## measure_sys
module measure_sys(
	input            sys_clk,
	input            sys_rst_n,
	input      [7:0] askdemod_data,    
	input      [9:0] fsk_demod,        
	input      [7:0] pskdemod_data,    
	output     [7:0] demod_data,
	output     [7:0] uart_mod_type,
	output    [15:0] uart_demod_fre,
	output     [7:0] uart_mod_depth,
	output reg [7:0] uart_delta_freq
);
	localparam SAMPLE_DIV = 249;   
	localparam WAVE_DIV   = 24;    
	wire [8:0] fskdemod_data_9;
	wire [9:0] fskdemod_data_10;
	wire [7:0] ma;
	wire [7:0] mf;
	wire ask_is_sine_wave;
	wire fsk_is_sine_wave;
	wire [7:0] askdemod_vpp;
	wire [9:0] fskdemod_vpp;
	wire [7:0] pskdemod_vpp;
	wire [7:0] askdemod_dc_offset;
	wire [7:0] ask_papr;
	wire [9:0] fsk_papr;
	wire [7:0] psk_papr;
	wire [15:0] ask_freq_out;
	wire [15:0] fsk_freq_out;
	wire [15:0] psk_freq_out;
	signed_unsigned_converter #(9) signed_unsigned_converter_fsk2(
		.data_in(fsk_demod[8:0]),
		.is_signed(1'b1),
		.data_out(fskdemod_data_9)
	);
	signed_unsigned_converter #(10) signed_unsigned_converter_fsk3(
		.data_in(fsk_demod),
		.is_signed(1'b1),
		.data_out(fskdemod_data_10)
	);
	wire sample_en;
	clk_divider #(.FRE_DIV(SAMPLE_DIV)) clk_divider_inst(
		.clk(sys_clk),
		.rst_n(sys_rst_n),
		.sample_en(sample_en)
	);
	measure #(.N(8), .WAVE_DIV(WAVE_DIV)) measure_ask(
		.clk(sys_clk),
		.sample_en(sample_en),
		.rst_n(sys_rst_n),
		.signal_in_unsigned(askdemod_data),
		.ma_measure_enable(1'b1),
		.mf_measure_enable(1'b0),
		.is_sine_wave(ask_is_sine_wave),
		.freq_out(ask_freq_out),
		.papr(ask_papr),
		.vpp(askdemod_vpp),
		.dc_offset(askdemod_dc_offset),
		.ma(ma),
		.mf()
	);
	measure #(.N(9), .WAVE_DIV(WAVE_DIV)) measure_fsk(
		.clk(sys_clk),
		.sample_en(sample_en),
		.rst_n(sys_rst_n),
		.signal_in_unsigned(fskdemod_data_9),
  ...
Size: ~12,000 cells after synthesis, about 540 flip-flops, ~76 I/O pins, ~91,000 µm² of cells after synthesis.
export LEC_CHECK = 0
export CAP_MARGIN = 20
export CORE_ASPECT_RATIO = 1.78
export CORE_MARGIN = 8
export CORE_UTILIZATION = 40
export CTS_CLUSTER_DIAMETER = 354
export GPL_ROUTABILITY_DRIVEN = 0
export MAX_ROUTING_LAYER = met4
export SLEW_MARGIN = 20
export TNS_END_PERCENT = 20
create_clock -name core_clock -period 44.7 [get_ports {sys_clk}]
run.sh (not shown) runs the stock make flow with config.mk's settings and CLKGATE_MAP_FILE=.
The baseline finished with setup timing left.
==> next run, changes <==
Settings changed: CAP_MARGIN 20 to 5, CELL_PAD_IN_SITES_DETAIL_PLACEMENT from default to 1, CORE_ASPECT_RATIO 1.78 to 1.53, CORE_MARGIN 8 to 2, CTS_CLUSTER_DIAMETER 354 to default, CTS_CLUSTER_SIZE from default to 75, TNS_END_PERCENT 20 to 5.
Clock period 44.7 ns to 100.0 ns, I/O delays scaled along.
The new run completed with no timing, DRC or antenna violations.
Setup slack improves by 41 ns.
Fmax fell by a quarter to a third.
Routed wire length fell slightly.
Global-route usage rose by 1.5 points.
Synthesized cell count does not change.
==> next run, changes <==
Settings changed: CAP_MARGIN 5 to 20, CELL_PAD_IN_SITES_DETAIL_PLACEMENT 1 to default, CORE_ASPECT_RATIO 1.53 to default, CTS_CLUSTER_SIZE 75 to default, GPL_ROUTABILITY_DRIVEN 0 to default, MAX_ROUTING_LAYER met4 to default, SETUP_SLACK_MARGIN from default to -2.0, TNS_END_PERCENT 5 to default.
Clock period 100.0 ns to 62.4 ns, I/O delays scaled along.
Outcome:
- The changed run passed the timing, design-rule and antenna checks
- design area climbs by about 0.34%
- routed wire length came out lower by 17%
- clock skew came out lower by 0.031 ns
- combinational power rises by about 50%
- utilization climbs by 0.24 points
- final cell count rises by 0.31%
- worst setup slack degrades by 35 ns
- count of clock-buffer cells in the layout is higher by 1
- area after synthesis is unchanged
- total power increases by 69%
==> next run, changes <==
Settings changed: ABC_AREA from default to 1, CORE_UTILIZATION 40 to 69, CTS_CLUSTER_DIAMETER from default to 338.
Clock period 62.4 ns to 36.8 ns, I/O delays scaled along.
=>
- The changed run never finished: it broke off in global routing on GRT-0116
- synthesized cell count climbs by about 17%
- synthesized area climbs by about 1.5%
- die size drops by 41%
==> next run, changes <==
Settings changed: ABC_AREA 1 to default, CORE_UTILIZATION 69 to 72, CTS_CLUSTER_DIAMETER 338 to default, SETUP_SLACK_MARGIN -2.0 to default.
Clock period 36.8 ns to 60.3 ns, I/O delays scaled along.
With this change the flow produced a clean layout.
Synthesized cell count shrinks by 15%.
Die area shrinks by 5.5%.
Synthesized area shrinks by 1.5%.

Starting RTL as in the previous note.
clock: 47.1 ns
lec_check: 0
cap_margin: 30
cell_pad_in_sites_global_placement: 0
core_aspect_ratio: 0.98
core_margin: 2
core_utilization: 71
gpl_routability_driven: 0
max_routing_layer: met4
min_routing_layer: met1
place_density_lb_addon: 0.22
setup_slack_margin: 5.0
slew_margin: 20
The starting point stopped in 5_1_grt.
Then changed:
CAP_MARGIN = 20   (was 30)
CELL_PAD_IN_SITES_GLOBAL_PLACEMENT = default   (was 0)
CORE_ASPECT_RATIO = default   (was 0.98)
CORE_UTILIZATION = 40   (was 71)
MIN_ROUTING_LAYER = default   (was met1)
PLACE_DENSITY_LB_ADDON = default   (was 0.22)
SETUP_SLACK_MARGIN = default   (was 5.0)
clock period = 100.0 ns   (was 47.1 ns; I/O delays follow)
Result: With this change the flow passed the timing, design-rule and antenna checks; die size goes up by 77%; synthesized cell count is unchanged; synthesized area does not change.
Then changed:
ABC_AREA = 0   (was default)
CAP_MARGIN = 25   (was 20)
CELL_PAD_IN_SITES_DETAIL_PLACEMENT = 1   (was default)
CELL_PAD_IN_SITES_GLOBAL_PLACEMENT = 1   (was default)
CORE_ASPECT_RATIO = 1.06   (was default)
CORE_MARGIN = 5   (was 2)
CORE_UTILIZATION = 16   (was 40)
CTS_CLUSTER_SIZE = 75   (was default)
GPL_ROUTABILITY_DRIVEN = 1   (was 0)
PLACE_DENSITY_LB_ADDON = 0.27   (was default)
SLEW_MARGIN = 10   (was 20)
TNS_END_PERCENT = 5   (was default)
Combinational power grows by about 7%.
Synthesized area is unchanged.
Cell area grows by 6.8%.
Clock power grows by 13%.
Then changed:
ABC_AREA = 1   (was 0)
CAP_MARGIN = 20   (was 25)
CELL_PAD_IN_SITES_DETAIL_PLACEMENT = default   (was 1)
CELL_PAD_IN_SITES_GLOBAL_PLACEMENT = default   (was 1)
CORE_ASPECT_RATIO = default   (was 1.06)
CORE_MARGIN = 2   (was 5)
CORE_UTILIZATION = 72   (was 16)
CTS_CLUSTER_SIZE = default   (was 75)
GPL_ROUTABILITY_DRIVEN = default   (was 1)
MAX_ROUTING_LAYER = default   (was met4)
PLACE_DENSITY_LB_ADDON = default   (was 0.27)
SLEW_MARGIN = 20   (was 10)
TNS_END_PERCENT = default   (was 5)
clock period = 36.8 ns   (was 100.0 ns; I/O delays follow)
=> The changed run died in 5_1_grt (GRT-0116). Area after synthesis climbs by 1.5%. Synthesized cell count climbs by 17%. Die area drops by 78%.
Then changed:
ABC_AREA = default   (was 1)
CORE_UTILIZATION = 68   (was 72)
clock period = 56.8 ns   (was 36.8 ns; I/O delays follow)
With this change the flow finished with timing, DRC and antenna clean.
Synthesized area is lower by about 1.5%.
Die area is higher by 4.3%.
Synthesized cell count is lower by about 15%.
Then changed:
ABC_AREA = 0   (was default)
CORE_UTILIZATION = 69   (was 68)
SETUP_SLACK_MARGIN = 5.0   (was default)
clock period = 36.8 ns   (was 56.8 ns; I/O delays follow)
Effect: With this change the flow ended with an error in 4_1_cts, error DPL-0033; synthesized cell count stays the same; area after synthesis stays the same; die size went down slightly.

measure_sys again, from the RTL that the note above started with.
// measure_sys
module measure_sys(
	input            sys_clk,
	input            sys_rst_n,
	input      [7:0] askdemod_data,    
	input      [9:0] fsk_demod,        
	input      [7:0] pskdemod_data,    
	output     [7:0] demod_data,
	output     [7:0] uart_mod_type,
	output    [15:0] uart_demod_fre,
	output     [7:0] uart_mod_depth,
	output reg [7:0] uart_delta_freq
);
Settings: LEC_CHECK=0, ABC_AREA=1, CAP_MARGIN=25, CELL_PAD_IN_SITES_DETAIL_PLACEMENT=2, CELL_PAD_IN_SITES_GLOBAL_PLACEMENT=2, CORE_ASPECT_RATIO=0.9, CORE_MARGIN=8, CORE_UTILIZATION=50, GPL_ROUTABILITY_DRIVEN=0, SETUP_SLACK_MARGIN=5.0, SLEW_MARGIN=20; clock period 97.9 ns.
The first run never finished: it broke off in detailed placement.
Next try:
==> flow/config.mk (replaced) <==
export PLATFORM = sky130hd
export DESIGN_NAME = measure_sys
export DESIGN_NICKNAME = measure_sys
export VERILOG_FILES = /design/flow/design.v
export SDC_FILE = /design/flow/constraint.sdc
export NUM_CORES = 4
export LEC_CHECK = 0
export CAP_MARGIN = 20
export CORE_MARGIN = 2
export CORE_UTILIZATION = 65
export SLEW_MARGIN = 20
==> flow/constraint.sdc (replaced) <==
create_clock -name core_clock -period 79.0 [get_ports {sys_clk}]
set_input_delay 15.8000 -clock core_clock [delete_from_list [all_inputs] [get_ports {sys_clk}]]
set_output_delay 15.8000 -clock core_clock [all_outputs]
set_load 0.01 [all_outputs]
This time the run finished clean.
Area after synthesis is lower slightly.
Synthesized cell count is lower by about a fifth.
Die area is lower by a quarter to a third.
Next try:
--- a/flow/config.mk
+++ b/flow/config.mk
@@ -6,6 +6,9 @@
 export NUM_CORES = 4
 export LEC_CHECK = 0
+export ABC_AREA = 1
 export CAP_MARGIN = 20
 export CORE_MARGIN = 2
-export CORE_UTILIZATION = 65
+export CORE_UTILIZATION = 72
+export CTS_CLUSTER_DIAMETER = 377
+export PLACE_DENSITY = 0.37
 export SLEW_MARGIN = 20
==> flow/constraint.sdc (replaced) <==
create_clock -name core_clock -period 28.4 [get_ports {sys_clk}]
set_input_delay 5.6800 -clock core_clock [delete_from_list [all_inputs] [get_ports {sys_clk}]]
set_output_delay 5.6800 -clock core_clock [all_outputs]
set_load 0.01 [all_outputs]
Result: This time the run failed in clock tree synthesis with DPL-0038; die size is lower by 8.3%; area after synthesis is higher by 1.5%; synthesized cell count is higher by 17%.
Next try:
--- a/flow/config.mk
+++ b/flow/config.mk
@@ -7,8 +7,8 @@
 export LEC_CHECK = 0
 export ABC_AREA = 1
-export CAP_MARGIN = 20
+export CAP_MARGIN = 0
 export CORE_MARGIN = 2
 export CORE_UTILIZATION = 72
-export CTS_CLUSTER_DIAMETER = 377
-export PLACE_DENSITY = 0.37
+export CTS_CLUSTER_DIAMETER = 194
 export SLEW_MARGIN = 20
+export TNS_END_PERCENT = 5
==> flow/constraint.sdc (replaced) <==
create_clock -name core_clock -period 37.5 [get_ports {sys_clk}]
set_input_delay 7.5000 -clock core_clock [delete_from_list [all_inputs] [get_ports {sys_clk}]]
set_output_delay 7.5000 -clock core_clock [all_outputs]
set_load 0.01 [all_outputs]
=>
- The changed run never finished: it broke off in global routing
- die area is unchanged
- area after synthesis is unchanged
- synthesized cell count does not change
Power is estimated from default activity; no workload was simulated.
